==> inputs of branch nickel <==
==> flow/design.v <==
`timescale 1ns/10ps
module ELA(clk, rst, ready, in_data, data_rd, req, wen, addr, data_wr, done);
	input					clk;
	input					rst;
	input					ready;
	input			[7:0]	in_data;
	input			[7:0]	data_rd;
	output	reg				req;
	output	reg				wen;
	output	reg		[12:0]	addr;
	output	reg		[7:0]	data_wr;
	output	reg				done;
reg					[7:0]	S_buffer	[127:0];
reg					[7:0]	L_buffer	[2:0];
reg					[8:0]	result;
reg					[2:0]	control;
reg					[7:0]	timer_s;
wire				[8:0]	d11;
wire				[8:0]	d22;
wire				[8:0]	d33;
wire				[7:0]	d1;
wire				[7:0]	d2;
wire				[7:0]	d3;
assign 				d11 = (L_buffer[2] - S_buffer[0]);
assign				d22 = (L_buffer[1] - S_buffer[1]);
assign				d33 = (L_buffer[0] - S_buffer[2]);
assign 				d1 = d11[8] ? -d11[7:0] : d11[7:0];
assign				d2 = d22[8] ? -d22[7:0] : d22[7:0];
assign				d3 = d33[8] ? -d33[7:0] : d33[7:0];
reg					[1:0]	min;
reg         		[2:0]	state;
reg         		[2:0]	next_state;
parameter   		Rowf      	= 3'd0;
parameter   		comp      	= 3'd1;
parameter   		read       	= 3'd2;
parameter   		fish       	= 3'd3;
parameter   		stop        = 3'd4;
integer 			i;
always @(posedge clk or posedge rst)
begin
	if (rst)
	begin
		timer_s <= 8'd0;
	end
	else if ((control == 3'd0 && timer_s == 8'd130) || (control == 3'd1 && timer_s == 8'd131) ||(control == 3'd2 && timer_s == 8'd128) || control == 3'd4)
	begin
		timer_s <= 8'd0;
	end
	else
	begin
		timer_s <= timer_s + 8'd1;
	end
end
always @(posedge clk or posedge rst)
begin
	if (rst)
	begin
		req <= 1'd0;
	end
	else if (timer_s == 8'd0 && !(control == 3'd2) && !(control == 3'd4))
	begin
		req <= 1'd1;
	end
	else
	begin
		req <= 1'd0;
	end
end
always @(posedge clk)
begin
	if (rst)
	begin
	end
	else if ((control == 3'd0 && timer_s >= 8'd129) || (control == 3'd1 && timer_s == 8'd0) || (control == 3'd2 && timer_s == 8'd128))
	begin
	end
	else if (control == 3'd2)
	begin
		S_buffer[0] <= S_buffer[127];
		for(i=1; i<128; i=i+1)
		begin
			S_buffer[i] <= S_buffer[i-1];
		end
	end
	else if (timer_s <= 8'd128)
	begin
		S_buffer[0] <= in_data;
		for(i=1; i<128; i=i+1)
		begin
			S_buffer[i] <= S_buffer[i-1];
		end
	end
end
always @(posedge clk or posedge rst) 
begin
	if (rst) 
	begin
		L_buffer[0] <= 8'd0;
		L_buffer[2] <= 8'd0;
		L_buffer[1] <= 8'd0;
	end
	else if ((control == 3'd0 && timer_s >= 8'd129) || (control == 3'd1 && timer_s == 8'd0) || (control == 3'd2 && timer_s == 8'd128))
	begin
		L_buffer[0] <= L_buffer[0];
		L_buffer[2] <= L_buffer[2];
		L_buffer[1] <= L_buffer[1];
	end
	else if (control == 3'd2)
	begin
		L_buffer[0] <= L_buffer[2];
		L_buffer[2] <= L_buffer[1];
		L_buffer[1] <= L_buffer[0];
	end
	else if (timer_s <= 8'd128)
	begin
		L_buffer[0] <= S_buffer[127];
		L_buffer[2] <= L_buffer[1];
		L_buffer[1] <= L_buffer[0];
	end
end
always @(*)
begin
	if (timer_s == 8'd3)
	begin
		min = 2'd2;
	end
	else if ((d1 == d3) && (d2 == d3))
	begin
		min = 2'd0;
	end
	else if (d1 <= d3)
	begin
		if (d2 <= d1)
		begin
			min = 2'd2;
		end
		else 
		begin
			min = 2'd1;
		end
	end
	else 
	begin
		if (d2 <= d3)
		begin
			min = 2'd2;
		end
		else 
		begin
			min = 2'd3;
		end
	end
end
always @(posedge clk or posedge rst)
begin
	if (rst) 
	begin
		result <= 9'd0;
	end
	else if (control == 3'd1)
	begin
		if (timer_s == 8'd130)
		begin
			result <= ((S_buffer[0] + L_buffer[0]) >> 1);
		end
		else
		begin
			case(min)
			2'd0: result <= ((S_buffer[0] + (S_buffer[1] * 2) + S_buffer[2] + L_buffer[0] + (L_buffer[1] * 2) + L_buffer[2]) / 8);
			2'd1: result <= ((S_buffer[0] + L_buffer[2]) >> 1);
			2'd2: result <= ((S_buffer[1] + L_buffer[1]) >> 1);
			2'd3: result <= ((S_buffer[2] + L_buffer[0]) >> 1);
			endcase
		end
	end
end
always @(posedge clk or posedge rst)
 begin
	if (rst) 
	begin
		wen <= 1'd0;
	end
	else if (control == 3'd3 || control == 3'd4)
	begin
		wen <= 1'd0;
	end
	else
	begin
		wen <= 1'd1;
	end
end
always @(posedge clk or posedge rst) 
begin
	if (rst) 
	begin
		addr <= 13'd0;
	end
	else if((control == 3'd0 && timer_s <= 8'd2) || (control == 3'd1 && timer_s <= 8'd4) || control == 3'd4)
	begin
		addr <= addr;
	end
	else 
	begin
		addr <= addr + 13'd1;	
	end
end
always @(posedge clk or posedge rst) 
begin
	if (rst) 
	begin
		data_wr <= 8'd0;
	end
	else if (control == 3'd0)
	begin
		data_wr <= S_buffer[0];
	end
	else if (control == 3'd1)
	begin
		data_wr <= result;
	end
	else
	begin
		data_wr <= S_buffer[127];
	end
end
always @(posedge clk or posedge rst) 
begin
	if (rst) 
	begin
		done <= 1'd0;
	end
	else if (control == 3'd3) 
	begin
		done <= 1'd1;
	end
end
always @(posedge clk or posedge rst)
begin
    if (rst)	state <= stop;
    else 		state <= next_state;
end
always @(*) 
begin
    case(state)
    	stop:
    	begin
    		if(ready == 1'b0) next_state = stop;
    		else              next_state = Rowf;
    	end
    	Rowf :
    	begin
    		if(timer_s == 8'd130) next_state = comp;
    		else                 next_state = Rowf;
    	end
    	comp :
    	begin
    		if(timer_s == 8'd131) next_state = read;
    		else                 next_state = comp;
    	end
    	read :
    	begin
    		if(addr == 13'd8062)      next_state = fish;
    		else if(timer_s == 8'd128)next_state = comp;
    		else                     next_state = read;
    	end
    	fish : next_state = fish;
    	default : next_state = stop;
    endcase
end
always @(*) 
begin
    case(state)
    	Rowf : control = 3'd0;
    	comp : control = 3'd1;
    	read : control = 3'd2;
    	fish : control = 3'd3;
    	stop : control = 3'd4;
    	default : control = 3'd4;
    endcase
end
endmodule
==> flow/run.sh <==
#!/bin/bash
# the make line also repeats each setting of config.mk as NAME=value (left out here)
make -C /OpenROAD-flow-scripts/flow DESIGN_CONFIG=/design/flow/config.mk WORK_HOME=/design/flow/orfs CLKGATE_MAP_FILE= finish
==> flow/config.mk <==
export PLATFORM = sky130hd
export DESIGN_NAME = ELA
export DESIGN_NICKNAME = ELA
export VERILOG_FILES = /design/flow/design.v
export SDC_FILE = /design/flow/constraint.sdc
export NUM_CORES = 4
export LEC_CHECK = 0
export CAP_MARGIN = 20
export CORE_MARGIN = 2
export CORE_UTILIZATION = 40
export SLEW_MARGIN = 20
==> flow/constraint.sdc <==
create_clock -name core_clock -period 6.15 [get_ports {clk}]
set_input_delay 1.2300 -clock core_clock [delete_from_list [all_inputs] [get_ports {clk}]]
set_output_delay 1.2300 -clock core_clock [all_outputs]
set_load 0.01 [all_outputs]
==> branch juniper: changes against branch nickel <==
==> flow/constraint.sdc (replaced) <==
create_clock -name core_clock -period 10.0 [get_ports {clk}]
set_input_delay 2.0000 -clock core_clock [delete_from_list [all_inputs] [get_ports {clk}]]
set_output_delay 2.0000 -clock core_clock [all_outputs]
set_load 0.01 [all_outputs]
==> branch tundra: changes against branch nickel <==
Settings changed: CORE_UTILIZATION 40 to 70, CTS_CLUSTER_SIZE from default to 37.
==> flow/constraint.sdc (replaced) <==
create_clock -name core_clock -period 4.57 [get_ports {clk}]
set_input_delay 0.9140 -clock core_clock [delete_from_list [all_inputs] [get_ports {clk}]]
set_output_delay 0.9140 -clock core_clock [all_outputs]
set_load 0.01 [all_outputs]
==> branch quartz: changes against branch nickel <==
Settings changed: CORE_UTILIZATION 40 to 70, CTS_CLUSTER_SIZE from default to 27, PLACE_DENSITY_LB_ADDON from default to 0.0.
==> flow/constraint.sdc (replaced) <==
create_clock -name core_clock -period 3.42 [get_ports {clk}]
set_input_delay 0.6840 -clock core_clock [delete_from_list [all_inputs] [get_ports {clk}]]
set_output_delay 0.6840 -clock core_clock [all_outputs]
set_load 0.01 [all_outputs]
==> comparison <==
Branch quartz reached the layout checks and failed them: negative setup slack. Branch juniper passed the timing, DRC and antenna checks. Branch nickel completed without violations. Branch tundra finished with negative setup slack left. In flip-flop count, branch tundra and branch nickel do not differ. The highest routed wire length belongs to branch quartz, the lowest to branch juniper. Maximum frequency: branch tundra > branch quartz > branch nickel > branch juniper. Final area: branch tundra is smaller than branch quartz (about 4%). The lowest worst setup slack belongs to branch quartz, the highest to branch juniper. The lowest utilization belongs to branch juniper, the highest to branch quartz.
==> figures <==
|  | branch nickel | branch juniper | branch tundra | branch quartz |
|---|---|---|---|---|
| Comb area share | 0.129 | 0.130 | 0.135 | 0.143 |
| Wire length of the first global-routing pass | 92900 µm | 92400 µm | 116000 µm | 143000 µm |
| Setup repair after global routing missed its margin | no | no | yes | yes |
| Number of filler cells placed in the layout | 7980 | 7996 | 2374 | 2097 |
| Highest metal layer with signal wires | met4 | met4 | met5 | met5 |
| Post-detail-place hpwl | 35400 µm | 32800 µm | 35200 µm | 43100 µm |
| Detailed-route wire length | 59000 µm | 57800 µm | 77200 µm | 110000 µm |
| Min-Delay Endpoint | S_buffer[119][4]$_DFFE_PP_ | S_buffer[109][6]$_DFFE_PP_ | S_buffer[75][2]$_DFFE_PP_ | S_buffer[57][4]$_DFFE_PP_ |
| Insertion delay to the later sink of the worst-skew pair | 0.68 ns | 0.67 ns | 0.69 ns | 0.73 ns |
| Combinational group power | 0.843 mW | 0.518 mW | 1.55 mW | 2.95 mW |
| Outcome | no timing/DRC/antenna violations | no timing/DRC/antenna violations | finished with violations | finished with violations |
| Layout check failures | - | - | negative setup slack | negative setup slack |
| Static leakage power | 13.5 nW | 13.2 nW | 14.1 nW | 14.9 nW |
| Number of buffer and inverter stages on the critical path | 1 | 0 | 3 | 1 |


==> ember <==
Starts from the design.v that is shown in full above.
clock: 4.09 ns
lec_check: 0
cap_margin: 20
core_margin: 2
core_utilization: 59
slew_margin: 20
run.sh (not shown) runs the stock make flow with config.mk's settings and CLKGATE_MAP_FILE=.
==> inputs of maple, as changes to ember <==
--- a/flow/config.mk
+++ b/flow/config.mk
@@ -9,3 +9,5 @@
 export CORE_MARGIN = 2
-export CORE_UTILIZATION = 59
+export CORE_UTILIZATION = 72
+export CTS_CLUSTER_SIZE = 31
+export PLACE_DENSITY_LB_ADDON = 0.0
 export SLEW_MARGIN = 20
==> flow/constraint.sdc (replaced) <==
create_clock -name core_clock -period 4.35 [get_ports {clk}]
set_input_delay 0.8700 -clock core_clock [delete_from_list [all_inputs] [get_ports {clk}]]
set_output_delay 0.8700 -clock core_clock [all_outputs]
set_load 0.01 [all_outputs]
==> comparison <==
- Die size: maple is smaller than ember (18%).
- Synthesized cell count is the same in maple and ember.
- maple never finished: it broke off in global routing, error DPL-0033. ember completed and failed the layout checks on setup timing.
- Synthesized area is the same in ember and maple.
==> figures <==
quantity	maple	ember
Run status	stopped before the end	failed layout checks
Last stage reached	global routing	-
Reasons for failing layout checks	-	setup timing
Number of buffers created by CTS	98	103
Height of the die	235 um	260 um
Portion of synthesized cell area occupied by the leading cell type	0.797	0.797
Core area	52800 um^2	64600 um^2
Number of levels the H-tree was split into	3	3
Floorplan Utilization	0.731	0.597
Standard-cell row count	84	93
Worst slack at placement	-0.326 ns	-0.584 ns
Floorplan die width	235 um	260 um
Top-count cell post-synth	sky130_fd_sc_hd__edfxtp_1	sky130_fd_sc_hd__edfxtp_1
Routability congestion estimate from global placement	0.970	0.928
Cell resize tally after clock tree synthesis	83	27
Buffers inserted during post-CTS setup optimization	17	9
Placed standard-cell area	41100 um^2	41800 um^2
Full die area	55400 um^2	67400 um^2
Area of the mapped netlist	38600 um^2	38600 um^2
Post-detail-place hpwl	37900 um	35900 um
Placed Cells incl. Taps	2753	2973


==> run Y: inputs <==
RTL: the design.v shown in full above, as it stands there.
clock: 3.42 ns
lec_check: 0
cap_margin: 20
core_margin: 2
core_utilization: 66
setup_slack_margin: 1.0
slew_margin: 20
tns_end_percent: 5
==> run M: changes against run Y <==
--- a/flow/config.mk
+++ b/flow/config.mk
@@ -6,8 +6,10 @@
 export NUM_CORES = 4
 export LEC_CHECK = 0
+export ABC_AREA = 1
 export CAP_MARGIN = 20
 export CORE_MARGIN = 2
-export CORE_UTILIZATION = 66
-export SETUP_SLACK_MARGIN = 1.0
+export CORE_UTILIZATION = 72
+export CTS_CLUSTER_SIZE = 72
+export PLACE_DENSITY_LB_ADDON = 0.01
+export SETUP_SLACK_MARGIN = 1.69
 export SLEW_MARGIN = 20
-export TNS_END_PERCENT = 5
==> flow/constraint.sdc (replaced) <==
create_clock -name core_clock -period 9.33 [get_ports {clk}]
set_input_delay 1.8660 -clock core_clock [delete_from_list [all_inputs] [get_ports {clk}]]
set_output_delay 1.8660 -clock core_clock [all_outputs]
set_load 0.01 [all_outputs]
==> results <==
Synthesized cell count: run M is larger than run Y (about 11%).
The total power of run Y is 2.6 times that of run M.
In run M the clock skew is lower than in run Y, by 0.019 ns.
Of run M and run Y, run M has the higher sequential share of layout area (gap 5.8 points).
Core utilization: run Y is lower than run M (0.64 points).
Between run Y and run M, the lower worst hold slack is in run Y (gap 0.0036 ns).
Against run Y, the critical path depth of run M is higher by 5.
Run M went through all stages and came out clean. Run Y finished with setup timing left.
Of run M and run Y, run Y has the higher wire length (gap about 13%, measured against run Y).
Against run M, the via count of run Y is larger by about 4.6%.


==> inputs of 08-11 <==
Starts from the design.v that is shown in full above.
Settings: LEC_CHECK=0, CAP_MARGIN=20, CORE_MARGIN=2, CORE_UTILIZATION=65, CTS_CLUSTER_SIZE=43, SETUP_SLACK_MARGIN=0.89, SLEW_MARGIN=20; clock period 3.44 ns.
==> 06-12: changes against 08-11 <==
CAP_MARGIN = 35   (was 20)
CORE_UTILIZATION = 40   (was 65)
CTS_CLUSTER_SIZE = 20   (was 43)
MIN_ROUTING_LAYER = met2   (was unset)
SETUP_SLACK_MARGIN = 0.5   (was 0.89)
==> flow/constraint.sdc (replaced) <==
create_clock -name core_clock -period 10.0 [get_ports {clk}]
set_input_delay 2.0000 -clock core_clock [delete_from_list [all_inputs] [get_ports {clk}]]
set_output_delay 2.0000 -clock core_clock [all_outputs]
set_load 0.01 [all_outputs]
==> notes <==
- In 08-11 the first-iteration DRC count is larger than in 06-12, by about 19%.
- Against 08-11, the via count of 06-12 is larger by about 2.2%.
- 08-11 ran to the end with violations: setup timing. 06-12 finished clean.
- Of 08-11 and 06-12, 06-12 has the higher worst setup slack (gap 5.4 ns).
- Sequential cell count is the same in 08-11 and 06-12.
- Of 06-12 and 08-11, 08-11 has the higher sequential power (gap about 66%, measured against 08-11).
- Synthesized area is the same in 08-11 and 06-12.
==> figures <==
	06-12	08-11
Post-Route Utilization	46.0%	82.9%
Overall die area	98,900 um2	61,300 um2
Sum of negative setup slack	0 ns	-13.51 ns
Routed wire length	60.2 mm	104 mm
Sw power	2.04 mW	7.43 mW
Area occupied by registers	32,500 um2	32,500 um2
Power density relative to cell area	214 nW/um2	614 nW/um2
GRT Util Overall	18.0%	30.1%
Initial core utilization	40.5%	65.6%
Outcome	complete, no violations	finished with violations
Reasons for failing layout checks	-	setup timing
Filler cell count in the final layout	8,006	2,423
Highest signal layer in the routed design	met5	met4
Capture point of the worst path	result[7]	result[3]
Pin count of the biggest net entering global routing	208	90


==> yarrow <==
Starts from the design.v that is shown in full above.
make LEC_CHECK=0 CAP_MARGIN=20 CORE_MARGIN=2 CORE_UTILIZATION=72 CTS_CLUSTER_SIZE=48 PLACE_DENSITY_LB_ADDON=0.0 SLEW_MARGIN=20 finish   # period 4.35 ns
==> delta: changes against yarrow <==
- CTS_CLUSTER_SIZE: 48 -> 39
- PLACE_DENSITY_LB_ADDON: 0.0 -> not set
==> flow/constraint.sdc (replaced) <==
create_clock -name core_clock -period 4.56 [get_ports {clk}]
set_input_delay 0.9120 -clock core_clock [delete_from_list [all_inputs] [get_ports {clk}]]
set_output_delay 0.9120 -clock core_clock [all_outputs]
set_load 0.01 [all_outputs]
==> comparison table <==
Result of the run: delta did not finish; yarrow did not finish
Last stage reached: delta global routing; yarrow clock tree synthesis
Fraction of the mapped netlist area in simple logic gates: delta 3.13%; yarrow 3.13%
Worst Setup Slack post-DPL: delta -0.374 ns; yarrow -0.326 ns
Die W: delta 235 µm; yarrow 235 µm
Placed Area: delta 0.0410 mm²; yarrow 0.0411 mm²
GPL Wtd Cong: delta 0.921; yarrow 0.970
MUX share of area: delta 0.879%; yarrow 0.879%
Share of synthesized cell area in and-or and or-and compound cells: delta 3.68%; yarrow 3.68%
HPWL Detailed: delta 42.0 mm; yarrow 37.9 mm
Chip Area, Yosys: delta 0.0386 mm²; yarrow 0.0386 mm²
Distinct lib cells used: delta 83; yarrow 83
Synthesized net count: delta 2049; yarrow 2049
Placed instance count: delta 2738; yarrow 2753
Async set-or-reset flop fraction in the synthesized netlist: delta 6.31%; yarrow 6.31%
Synthesized instance count: delta 1896; yarrow 1896
Top cell type by instance count after synthesis: delta edfxtp_1; yarrow edfxtp_1
Yosys warnings: delta 3; yarrow 3
Flip-flops with a built-in enable: delta 1024; yarrow 1024
Most frequently used flop master after synthesis: delta edfxtp_1; yarrow edfxtp_1
Power and IR drop assume default switching activity.
